==> inputs of juniper <==
==> flow/design.v <==
module fifo#(parameter DEPTH = 16,
             parameter WIDTH = 16)(
  	input logic clk,
  	input logic rst,
  	input logic push_i,
    input logic [WIDTH-1:0] push_data_i,
  	input logic pop_i,
    output logic [WIDTH-1:0] pop_data_i,
    output logic fifo_full,
    output logic fifo_empty);
  localparam addr_bits = $clog2(DEPTH);
  localparam PUSH_ONLY = 2'b10;
  localparam POP_ONLY = 2'b01;
  localparam PUSH_AND_POP = 2'b11;
  logic [DEPTH-1:0][WIDTH-1:0] mem_queue;
  logic [addr_bits:0] rd_ptr, wr_ptr, nxt_rd_ptr, nxt_wr_ptr;
  logic [addr_bits:0] max_index_ptr, min_index_ptr;
  assign max_index_ptr = {1'b1,{addr_bits{1'b0}}};
  assign min_index_ptr = {addr_bits+1{1'b0}};
  assign fifo_full = (rd_ptr[addr_bits] != wr_ptr[addr_bits] ) && (rd_ptr[addr_bits-1:0] == wr_ptr[addr_bits-1:0] );
  assign fifo_empty = (rd_ptr == wr_ptr);
  assign nxt_rd_ptr = rd_ptr + {{addr_bits{1'b0}},1'b1};
  assign nxt_wr_ptr = wr_ptr + {{addr_bits{1'b0}},1'b1};
  always@(posedge clk) begin
    if (rst) begin
      rd_ptr <= {addr_bits+1{1'b0}};
      wr_ptr <= {addr_bits+1{1'b0}};
    end
    else begin
      case({push_i,pop_i})
        PUSH_ONLY: begin
          mem_queue[wr_ptr[addr_bits-1:0]] <= push_data_i;          
		  wr_ptr <= nxt_wr_ptr;
        end
        POP_ONLY: begin 
          pop_data_i <= mem_queue[rd_ptr[addr_bits-1:0]];
          rd_ptr <= nxt_rd_ptr;
        end
        PUSH_AND_POP: begin
          mem_queue[wr_ptr[addr_bits-1:0]] <= push_data_i;
          pop_data_i <= mem_queue[rd_ptr[addr_bits-1:0]];
          wr_ptr <= nxt_wr_ptr;
          rd_ptr <= nxt_rd_ptr;
        end
      endcase
    end
  end
endmodule
==> flow/run.sh <==
#!/bin/bash
# the make line also repeats each setting of config.mk as NAME=value (left out here)
make -C /OpenROAD-flow-scripts/flow DESIGN_CONFIG=/design/flow/config.mk WORK_HOME=/design/flow/orfs CLKGATE_MAP_FILE= finish
==> flow/config.mk <==
export PLATFORM = sky130hd
export DESIGN_NAME = fifo
export DESIGN_NICKNAME = fifo
export VERILOG_FILES = /design/flow/design.v
export SDC_FILE = /design/flow/constraint.sdc
export NUM_CORES = 4
export LEC_CHECK = 0
export CAP_MARGIN = 20
export CELL_PAD_IN_SITES_GLOBAL_PLACEMENT = 0
export CORE_MARGIN = 2
export CORE_UTILIZATION = 72
export CTS_CLUSTER_SIZE = 34
export GPL_ROUTABILITY_DRIVEN = 0
export GPL_TIMING_DRIVEN = 1
export HOLD_SLACK_MARGIN = 0.16
export MIN_ROUTING_LAYER = met1
export PLACE_DENSITY = 0.39
export SETUP_SLACK_MARGIN = 0.56
export SLEW_MARGIN = 20
==> flow/constraint.sdc <==
create_clock -name core_clock -period 1.98 [get_ports {clk}]
set_input_delay 0.3960 -clock core_clock [delete_from_list [all_inputs] [get_ports {clk}]]
set_output_delay 0.3960 -clock core_clock [all_outputs]
set_load 0.01 [all_outputs]
==> umber (differences from juniper) <==
Settings changed: CTS_CLUSTER_SIZE 34 to default, PLACE_DENSITY 0.39 to default, PLACE_DENSITY_LB_ADDON from default to 0.27, SETUP_SLACK_MARGIN 0.56 to default.
==> flow/constraint.sdc (replaced) <==
create_clock -name core_clock -period 2.99 [get_ports {clk}]
set_input_delay 0.5980 -clock core_clock [delete_from_list [all_inputs] [get_ports {clk}]]
set_output_delay 0.5980 -clock core_clock [all_outputs]
set_load 0.01 [all_outputs]
==> raven (differences from juniper) <==
Settings changed: CELL_PAD_IN_SITES_GLOBAL_PLACEMENT 0 to default, CTS_CLUSTER_SIZE 34 to 30, GPL_ROUTABILITY_DRIVEN 0 to default, GPL_TIMING_DRIVEN 1 to default, HOLD_SLACK_MARGIN 0.16 to default, MIN_ROUTING_LAYER met1 to default, PLACE_DENSITY 0.39 to default, SETUP_SLACK_MARGIN 0.56 to default.
==> flow/constraint.sdc (replaced) <==
create_clock -name core_clock -period 1.94 [get_ports {clk}]
set_input_delay 0.3880 -clock core_clock [delete_from_list [all_inputs] [get_ports {clk}]]
set_output_delay 0.3880 -clock core_clock [all_outputs]
set_load 0.01 [all_outputs]
==> out/metrics.yaml <==
grt_pass1_wl_um: 46930
status: "timing/DRC/antenna clean"
post-place-ws_ns: 0.1855
timing.setup.tns_ns: 0
wl_met1_um: 11820
hold_path_depth: 2
critical_path.max_stage_delay_ns: 0.53
antenna_found_initial: 2
crit_family: "buffers and inverters"
min_period_ns: 2.837
slew_headroom_pct: 54.66
insertion_delay_ns: 0.54
grt_pass1_vias: 8091
num-nonclk-buffers: 72
fin_area_um2: 15630
placed_area_um2: 14780
power_frac_clock_pct: 37.1
grt.met2_usage_pct: 50.93
(the above is from umber)
==> out/metrics.yaml <==
post-place-ws_ns: -0.3653
status: "complete, but fails checks"
grt.met2_usage_pct: 62.71
violations: "negative setup slack"
grt_pass1_vias: 8881
grt_pass1_wl_um: 56260
critical_path.max_stage_delay_ns: 0.41
min_period_ns: 2.257
power_frac_clock_pct: 37.9
setup_slack_ns: -0.3172
setup_viol: 269
fin_area_um2: 17720
(the above is from raven)
==> out/metrics.yaml <==
status: "complete, but fails checks"
violations: "negative setup slack"
critical_path.max_stage_delay_ns: 0.40
power_frac_clock_pct: 39.6
post-place-ws_ns: -0.3639
setup_slack_ns: -0.3863
grt.met2_usage_pct: 66.54
antenna_found_initial: 0
setup_viol: 265
wl_met1_um: 15070
placed_area_um2: 15870
(the above is from juniper)
